==> flow/design.v (excerpt) <==
module calculator(
	input newkey,
	input [4:0] keycode,
	input clk,
	input rst,
	output reg [19:0] x,
	output reg led							 
	);
Size: roughly 1900 cells after synthesis, roughly 42 flip-flops, ~16000 um2 of cells after synthesis.
Settings: LEC_CHECK=0, CAP_MARGIN=20, CORE_MARGIN=2, CORE_UTILIZATION=69, CTS_CLUSTER_DIAMETER=40, SLEW_MARGIN=20; clock period 6.5 ns.
run.sh (not shown) runs the stock make flow with config.mk's settings and CLKGATE_MAP_FILE=.
The first run completed, yet does not pass: setup timing.
Rerun with:
Settings changed: CORE_UTILIZATION 69 to 65, CTS_CLUSTER_DIAMETER 40 to not set.
Clock period 6.5 ns to 8.22 ns, I/O delays scaled along.
This time the run finished with timing, DRC and antenna clean.
Non-clock buffer count goes down by 196.
Maximum frequency goes down by 9.8%.
Global-route usage goes down by 4.2 points.
Utilization goes down by 12 points.
Power goes down by 31%.
Final cell count goes down by 7.9%.
Worst hold slack is better by 0.079 ns.
Rerun with:
Settings changed: CORE_UTILIZATION 65 to 70, CTS_CLUSTER_DIAMETER set to 32.
Clock period 8.22 ns to 6.74 ns, I/O delays scaled along.
After rerunning:
- This time the run ran to the end with violations: setup timing
- count of clock-buffer cells in the layout stays the same
- final area increases by 8.0%
- global-route usage is higher by 6.1 points
- area after synthesis is unchanged
- worst setup slack gets worse by 0.75 ns
- total power climbs by 34%
- flip-flop count does not change
Rerun with:
Settings changed: CORE_UTILIZATION 70 to 72, CTS_CLUSTER_DIAMETER 32 to not set, PLACE_DENSITY set to 0.35.
Clock period 6.74 ns to 6.49 ns, I/O delays scaled along.
The changed run finished but failed the layout checks on setup timing.
Power rose by roughly a tenth.
Area after synthesis is unchanged.
Hold slack is better by 0.046 ns.
Routed wire length rose by a few percent.
Setup slack is worse by 0.23 ns.
Die area fell by a few percent.
Clock-buffer cell count fell by 1.
Rerun with:
Settings changed: CORE_UTILIZATION 72 to 17, PLACE_DENSITY 0.35 to not set.
Clock period 6.49 ns to 12.2 ns, I/O delays scaled along.
Effect: The changed run passed the timing, design-rule and antenna checks. Register-to-register slack gains 4.7 ns. Cell area is lower by a few percent. Utilization is lower by 65 points. Routed wire length is lower by roughly a tenth. Combinational power is lower by well over a third. Sequential share of layout area is about the same. Via count is lower by roughly a tenth. Power is lower by well over a third. Worst setup slack gains 4.7 ns. Global-route usage is lower by 36 points. Die area is higher to 4.1 times its value.
Rerun with:
Settings changed: CORE_UTILIZATION 17 to 67, CTS_CLUSTER_DIAMETER set to 32.
Clock period 12.2 ns to 6.74 ns, I/O delays scaled along.
=>
- With this change the flow completed, yet does not pass: setup timing
- worst setup slack gets worse by 4.4 ns
- total power is higher by 110%
- maximum frequency went up by 15%
- final area is higher by 2.6%
- register-to-register slack is worse by 4.4 ns
- utilization went up by 58 points
- synthesized cell count stays the same
- routed wire length went up by 3.7%
- synthesized area stays the same
- die size goes down by 74%
- via count is higher by 9.3%

---

Starting RTL as in the previous note.
Settings: LEC_CHECK=0, CAP_MARGIN=20, CORE_ASPECT_RATIO=1.42, CORE_MARGIN=2, CORE_UTILIZATION=72, CTS_CLUSTER_DIAMETER=28, HOLD_SLACK_MARGIN=-0.09, MAX_ROUTING_LAYER=met4, MIN_ROUTING_LAYER=met1, PLACE_DENSITY_LB_ADDON=0.01, SETUP_SLACK_MARGIN=1.23, SLEW_MARGIN=15, TNS_END_PERCENT=40; clock period 7.13 ns.
Rerun with:
Settings changed: CORE_ASPECT_RATIO 1.42 to not set, CTS_CLUSTER_DIAMETER 28 to 40, HOLD_SLACK_MARGIN -0.09 to not set, MAX_ROUTING_LAYER met4 to not set, MIN_ROUTING_LAYER met1 to not set, SETUP_SLACK_MARGIN 1.23 to 0.87, SLEW_MARGIN 15 to 20, TNS_END_PERCENT 40 to not set.
Clock period 7.13 ns to 6.5 ns, I/O delays scaled along.
Now the flow failed in global routing with GRT-0232. Synthesized cell count is unchanged. Die size barely changes. Synthesized area does not change.
Rerun with:
Settings changed: CTS_CLUSTER_DIAMETER 40 to 29, SETUP_SLACK_MARGIN 0.87 to 0.99, TNS_END_PERCENT set to 40.
Clock period 6.5 ns to 6.72 ns, I/O delays scaled along.
What happened: The new run finished with negative setup slack left; synthesized cell count is unchanged; die size is unchanged; synthesized area stays the same.
Rerun with:
Settings changed: CORE_UTILIZATION 72 to 59, CTS_CLUSTER_DIAMETER 29 to not set, PLACE_DENSITY_LB_ADDON 0.01 to not set, SETUP_SLACK_MARGIN 0.99 to not set, TNS_END_PERCENT 40 to not set.
Clock period 6.72 ns to 7.87 ns, I/O delays scaled along.
Effect: With this change the flow produced a clean layout; clock-buffer cell count does not change; final cell count goes down slightly; cell area shrinks by a little under a tenth; worst hold slack improves by 0.11 ns; setup slack gains 0.46 ns; area after synthesis stays the same; total power is lower by about a fifth; fmax came out lower by roughly a tenth; sequential share of layout area barely changes.

---

The RTL this note starts from:
==> flow/design.v <==
module calculator(
	input newkey,
	input [4:0] keycode,
	input clk,
	input rst,
	output reg [19:0] x,
	output reg led							 
	);
	localparam PLUS = 1'd0;					 
	localparam TIMES = 1'd1;				 
	localparam CLEAR20 = 20'd0;				 
	localparam CLEAR2 = 2'd0;				 
	localparam CLEAR1 = 1'd0;				 
	reg [19:0] y;
	reg op;
	reg [19:0] nextX;
	reg [19:0] nextY;
	reg nextOp;
	reg nextLED;
	reg [2:0] select;
	wire [19:0] sum;
	wire [19:0] product;
	wire [19:0] result;
	wire [19:0] ovp;						 
	wire ovs;								 
	always @ (posedge clk)
		begin
			if (rst)
				begin
					x <= CLEAR20;
					y <= CLEAR20;
					op <= CLEAR1;
					led <= CLEAR1;
				end
			else
				begin
					x <= nextX;
					y <= nextY;
					op <= nextOp;
					led <= nextLED;
				end
		end
  always @ (select, x, y, op, led, result, ovp, ovs, keycode)
		case(select)
			3'd0:						 
				begin
              		nextX = x;
					nextY = y;
					nextOp = op;
					nextLED = led;
				end
			3'd1:						 
				begin
              		nextX = CLEAR20;
					nextY = x;
					nextOp = PLUS;
					nextLED = CLEAR1;
				end
			3'd2:						 
				begin
              		nextX = CLEAR20;
					nextY = x;
					nextOp = TIMES;
					nextLED = CLEAR1;
				end
			3'd3:						 
				begin
              		nextX = result;
					nextY = y;
					nextOp = op;
					nextLED = op ? (ovp != 0) : ovs;
				end	
			3'd4:						 
				begin
              		nextX = CLEAR20;
					nextY = CLEAR20;
					nextOp = CLEAR1;				 
					nextLED = CLEAR1;
				end
			3'd7:						 
				begin
              		nextX = {x[15:0],keycode[3:0]};	 
					nextY = y;
					nextOp = op;
					nextLED = CLEAR1;
				end
			default:					 
				begin
              		nextX = x;
					nextY = y;
					nextOp = op;
					nextLED = led;
				end
		endcase
	always @ (newkey, keycode)
		begin
			if(!newkey)	select <= 3'd0;				 
			else if(keycode[4]) select <= 3'd7;		 
			else select <= keycode[2:0];			 
		end
	assign result = op ? product : sum;				 
	assign {ovp, product} = x * y;					 
	assign {ovs, sum} = x + y;						 
endmodule	
Settings: LEC_CHECK=0, CAP_MARGIN=20, CORE_MARGIN=2, CORE_UTILIZATION=72, CTS_CLUSTER_DIAMETER=29, MAX_ROUTING_LAYER=met4, PLACE_DENSITY=0.35, SLEW_MARGIN=20; clock period 7.97 ns.
The first run finished with timing, DRC and antenna clean.
Change:
CTS_CLUSTER_DIAMETER = not set   (was 29)
MAX_ROUTING_LAYER = not set   (was met4)
PLACE_DENSITY = not set   (was 0.35)
PLACE_DENSITY_LB_ADDON = 0.01   (was not set)
clock period = 6.72 ns   (was 7.97 ns; I/O delays follow)
=> Now the flow produced a layout that fails on setup timing; register-to-register slack loses 0.46 ns; worst setup slack loses 0.46 ns; clock power rises by 28%; non-clock buffer count rises by 150; utilization rises by 6.7 points; maximum frequency rises by 12%; combinational power rises by 49%.
Change:
CORE_UTILIZATION = 40   (was 72)
PLACE_DENSITY_LB_ADDON = not set   (was 0.01)
clock period = 10.6 ns   (was 6.72 ns; I/O delays follow)
Effect: The changed run ran to the end with no violations; wire length shrinks by 5.8%; register-to-register slack gets better by 3.1 ns; sequential share of layout area is about the same; via count shrinks by 9.7%; non-clock buffer count shrinks by 162; global-route usage shrinks by 20 points.
No activity file was given, so power comes from the tool's default toggle rates.
